// mul
module mul(
    input  wire        clk,
    input  wire        rst,
    input  wire [63:0] lm,
    input  wire [63:0] rm,
    input  wire [1:0]  Data_type,
    output reg  [19:0] mul_out
);
wire is_8;
wire is_exp4;
wire is_ternary;
assign is_8 = Data_type==2'b11 || Data_type==2'b00; 
assign lm_is_int8 = Data_type==2'b11;
assign is_exp4 = Data_type==2'b10;
assign is_ternary = Data_type==2'b01;
wire [8:0] lms_0;
wire [8:0] lms_1;
wire [8:0] lms_2;
wire [8:0] lms_3;
wire [8:0] lms_4;
wire [8:0] lms_5;
wire [8:0] lms_6;
wire [8:0] lms_7;
wire [7:0] rm8_0;
wire [7:0] rm8_1;
wire [7:0] rm8_2;
wire [7:0] rm8_3;
wire [7:0] rm8_4;
wire [7:0] rm8_5;
wire [7:0] rm8_6;
wire [7:0] rm8_7;
wire [16:0] mul_int8_0;
wire [16:0] mul_int8_1;
wire [16:0] mul_int8_2;
wire [16:0] mul_int8_3;
wire [16:0] mul_int8_4;
wire [16:0] mul_int8_5;
wire [16:0] mul_int8_6;
wire [16:0] mul_int8_7;
assign lms_0 = !is_8 ? 9'd0 : lm_is_int8 ? {lm[7 ],lm[7 :0 ]} : {1'b0,lm[7 :0 ]};
assign lms_1 = !is_8 ? 9'd0 : lm_is_int8 ? {lm[15],lm[15:8 ]} : {1'b0,lm[15:8 ]};
assign lms_2 = !is_8 ? 9'd0 : lm_is_int8 ? {lm[23],lm[23:16]} : {1'b0,lm[23:16]};
assign lms_3 = !is_8 ? 9'd0 : lm_is_int8 ? {lm[31],lm[31:24]} : {1'b0,lm[31:24]};
assign lms_4 = !is_8 ? 9'd0 : lm_is_int8 ? {lm[39],lm[39:32]} : {1'b0,lm[39:32]};
assign lms_5 = !is_8 ? 9'd0 : lm_is_int8 ? {lm[47],lm[47:40]} : {1'b0,lm[47:40]};
assign lms_6 = !is_8 ? 9'd0 : lm_is_int8 ? {lm[55],lm[55:48]} : {1'b0,lm[55:48]};
assign lms_7 = !is_8 ? 9'd0 : lm_is_int8 ? {lm[63],lm[63:56]} : {1'b0,lm[63:56]};
assign {rm8_7,rm8_6,rm8_5,rm8_4,rm8_3,rm8_2,rm8_1,rm8_0} = rm;
mul_int8     u_mul_int8_0(
     .rs1   (lms_0     )
    ,.rs2   (rm8_0     )
    ,.mul   (mul_int8_0)
);
mul_int8     u_mul_int8_1(
     .rs1   (lms_1     )
    ,.rs2   (rm8_1     )
    ,.mul   (mul_int8_1)
);
mul_int8     u_mul_int8_2(
     .rs1   (lms_2     )
    ,.rs2   (rm8_2     )
    ,.mul   (mul_int8_2)
);
mul_int8     u_mul_int8_3(
     .rs1   (lms_3     )
    ,.rs2   (rm8_3     )
    ,.mul   (mul_int8_3)
);
mul_int8     u_mul_int8_4(
     .rs1   (lms_4     )
    ,.rs2   (rm8_4     )
    ,.mul   (mul_int8_4)
);
mul_int8     u_mul_int8_5(
     .rs1   (lms_5     )
    ,.rs2   (rm8_5     )
    ,.mul   (mul_int8_5)
);
mul_int8     u_mul_int8_6(
     .rs1   (lms_6     )
    ,.rs2   (rm8_6     )
    ,.mul   (mul_int8_6)
);
mul_int8     u_mul_int8_7(
  ...
Size in the first run: roughly 6,300 cells after synthesis, ~160 flip-flops, roughly 150 I/O pins, about 46,000 um2 of cells after synthesis.
make LEC_CHECK=0 CAP_MARGIN=20 CORE_ASPECT_RATIO=0.5 CORE_MARGIN=7 CORE_UTILIZATION=60 CTS_CLUSTER_DIAMETER=293 CTS_CLUSTER_SIZE=99 HOLD_SLACK_MARGIN=-0.09 PLACE_DENSITY=0.76 SLEW_MARGIN=20 TNS_END_PERCENT=20 finish   # period 6.5 ns
run.sh (not shown) runs the stock make flow with config.mk's settings and CLKGATE_MAP_FILE=.
The starting point finished clean.
Next try:
- CELL_PAD_IN_SITES_DETAIL_PLACEMENT: not set -> 2
- CORE_ASPECT_RATIO: 0.5 -> not set
- CORE_MARGIN: 7 -> 2
- CORE_UTILIZATION: 60 -> 40
- CTS_CLUSTER_DIAMETER: 293 -> not set
- CTS_CLUSTER_SIZE: 99 -> not set
- GPL_ROUTABILITY_DRIVEN: not set -> 0
- HOLD_SLACK_MARGIN: -0.09 -> 0.16
- MAX_ROUTING_LAYER: not set -> met4
- PLACE_DENSITY: 0.76 -> 0.58
- TNS_END_PERCENT: 20 -> 5
With this change the flow died in global routing.
Die area is higher by 38%.
Synthesized cell count is unchanged.
Area after synthesis is unchanged.
Next try:
- CAP_MARGIN: 20 -> 0
- CELL_PAD_IN_SITES_DETAIL_PLACEMENT: 2 -> not set
- CORE_MARGIN: 2 -> 10
- CORE_UTILIZATION: 40 -> 65
- CTS_CLUSTER_DIAMETER: not set -> 245
- CTS_CLUSTER_SIZE: not set -> 95
- GPL_ROUTABILITY_DRIVEN: 0 -> not set
- HOLD_SLACK_MARGIN: 0.16 -> not set
- MAX_ROUTING_LAYER: met4 -> not set
- PLACE_DENSITY: 0.58 -> 0.39
Outcome: The changed run finished with timing, DRC and antenna clean; synthesized cell count does not change; die area falls by 30%; area after synthesis does not change.
Next try:
- CAP_MARGIN: 0 -> 20
- CORE_ASPECT_RATIO: not set -> 0.5
- CORE_MARGIN: 10 -> 7
- CORE_UTILIZATION: 65 -> 60
- CTS_CLUSTER_DIAMETER: 245 -> 293
- CTS_CLUSTER_SIZE: 95 -> 99
- HOLD_SLACK_MARGIN: not set -> -0.09
- PLACE_DENSITY: 0.39 -> 0.76
- SETUP_SLACK_MARGIN: not set -> -0.65
- TNS_END_PERCENT: 5 -> 20
Routed wire length increases by 3.1%.
Power increases by 2.8%.
Cell area barely changes.
Critical path depth drops by 2.
Hold slack improved by 220 ps.
Next try:
- CORE_MARGIN: 7 -> 2
- PLACE_DENSITY: 0.76 -> not set
- SETUP_SLACK_MARGIN: -0.65 -> not set
Result:
- power rose by 2.1%
- cell area increases by 0.39%
- wire length barely changes
- clock skew hardly moves
- core utilization went up by 0.18 points
- count of clock-buffer cells in the layout does not change
- combinational power goes up by about 3%
- worst setup slack gains 82 ps
- clock power drops by about 5%
- first-iteration DRC count went down by 17%
- cell count climbs by 0.35%

========
mul again, from the RTL that the note above started with.
clock: 11.0 ns
lec_check: 0
cap_margin: 35
core_aspect_ratio: 0.77
core_margin: 2
core_utilization: 40
cts_cluster_size: 28
gpl_timing_driven: 0
max_routing_layer: met4
min_routing_layer: met2
slew_margin: 20
tns_end_percent: 35
The first run aborted during global routing, error GRT-0116.
Change:
CAP_MARGIN = 20   (was 35)
CORE_ASPECT_RATIO = default   (was 0.77)
CORE_UTILIZATION = 57   (was 40)
CTS_CLUSTER_SIZE = 35   (was 28)
GPL_TIMING_DRIVEN = default   (was 0)
MAX_ROUTING_LAYER = default   (was met4)
MIN_ROUTING_LAYER = default   (was met2)
TNS_END_PERCENT = default   (was 35)
clock period = 5.11 ns   (was 11.0 ns; I/O delays follow)
The changed run reached the layout checks and failed them: setup timing; synthesized cell count does not change; die area decreases by a quarter to a third; area after synthesis does not change.
Change:
CORE_UTILIZATION = 72   (was 57)
CTS_CLUSTER_SIZE = 33   (was 35)
PLACE_DENSITY = 0.65   (was default)
clock period = 5.32 ns   (was 5.11 ns; I/O delays follow)
Result: The changed run ended with an error in global routing with GRT-0232. Synthesized cell count stays the same. Die size decreases by 21%. Synthesized area stays the same.

========
== run A ==
mul again, from the RTL that the note above started with.
Settings: LEC_CHECK=0, CAP_MARGIN=35, CORE_MARGIN=2, CORE_UTILIZATION=40, CTS_CLUSTER_SIZE=96, GPL_TIMING_DRIVEN=0, MAX_ROUTING_LAYER=met4, MIN_ROUTING_LAYER=met2, SLEW_MARGIN=20, TNS_END_PERCENT=10; clock period 11.0 ns.
Run A | ERROR | global routing
Relative to run A, the following input files were edited for run B:
- CAP_MARGIN changed from 35 to 20
- MIN_ROUTING_LAYER removed (was met2)
- GPL_TIMING_DRIVEN removed (was 0)
- MAX_ROUTING_LAYER removed (was met4)
- SETUP_SLACK_MARGIN newly set to -0.35
- CTS_CLUSTER_SIZE removed (was 96)
- TNS_END_PERCENT removed (was 10)
- CORE_UTILIZATION changed from 40 to 66
- the clock period (ns, I/O delays scaled along) changed from 11.0 to 5.11
==> results <==
From the logs: run B reached the end of the flow and failed the layout checks with setup timing.
Run B: instance area at placement higher than run A
Row count on run B is down relative to run A.
Minimum setup slack after placement ended up 2.31 ns lower on run B than on run A.
Run A has a higher die boundary width than run B.
Fraction of the yosys area taken by sequential cells came out exactly the same in run A and run B.
The number of resized instances in the post-cts repair step in run B was higher than what run A gave.
Core area (higher): run A
--- input diff run B..run C ---
- CTS_CLUSTER_SIZE now 21, previously not set
- CTS_CLUSTER_DIAMETER now 386, previously not set
- CORE_UTILIZATION now 72, was 66
## What came out
- Lower count of cells resized by post-cts repair was reported by run B, not run C.
- On post-CTS setup-driven buffer insertion count, the lower figure sits with run B, not run C.
- Run C against run B: core region area down 5600 um2; placement row count down about 4%.
- As for a clean layout from run C and run B, there is none.
For run D, these inputs were changed with respect to run C:
- SETUP_SLACK_MARGIN no longer set, was -0.35
- CTS_CLUSTER_SIZE no longer set, was 21
- CORE_UTILIZATION now 40, was 72
- CTS_CLUSTER_DIAMETER no longer set, was 386
- the clock period (ns, I/O delays scaled along) now 6.5, was 5.11
## What came out
Run D: no failed stages, no open violations at the end. Run D -> run C: mean area per synthesized cell delta 0, exact match. Run D gives more floorplan die height than run C did. Comparing run C against run D, there is no change at all in number of library cell types mapped by synthesis. For the weighted congestion reported at the end of routability-driven placement, run D came in about 15% lower than run C did. In run D the number of rows in the core area turned out about 34% higher than in run C. Taking run C over run D, the HPWL after detailed placement ratio works out to 1.17. Run D and run C ended up with roughly the same area figure in the yosys stat output. Cell area reported after detailed placement: run D < run C. Compared with run C, in run D core utilization before placement went down 32 points; die size now sits higher; number of setup buffers added after CTS saw a decrease.
The inputs of run E differ from those of run D as listed below.
- swapping 40 for 26 in CORE_UTILIZATION
- putting SETUP_SLACK_MARGIN at 1.17 where nothing was set
- putting CELL_PAD_IN_SITES_GLOBAL_PLACEMENT at 1 where nothing was set
- putting HOLD_SLACK_MARGIN at 0.16 where nothing was set
- putting MAX_ROUTING_LAYER at met4 where nothing was set
- swapping 2 for 4 in CORE_MARGIN
- putting GPL_ROUTABILITY_DRIVEN at 0 where nothing was set
- putting TNS_END_PERCENT at 5 where nothing was set
- putting PLACE_DENSITY at 0.66 where nothing was set
- putting CELL_PAD_IN_SITES_DETAIL_PLACEMENT at 2 where nothing was set
[summary]
- To summarise run E: no stage aborted, but the layout did not pass its checks, failing on setup timing.
- Compared with run D, in run E height of the die climbed 85 um; portion of total power attributed to the clock network dropped 1.6 points; critical path arrival climbed 0.95 ns.
- Compared to run D, run E has number of non-clock buffers in the layout 34% higher.
- Lower combinational share of power goes to run D over run E.
- Looking only at utilization, and setting everything else aside, the higher value of run D and run E goes to run D.
- Run E falls short of run D in leakage power.
Power figures rest on the tool's default switching activity, not on a simulated workload.
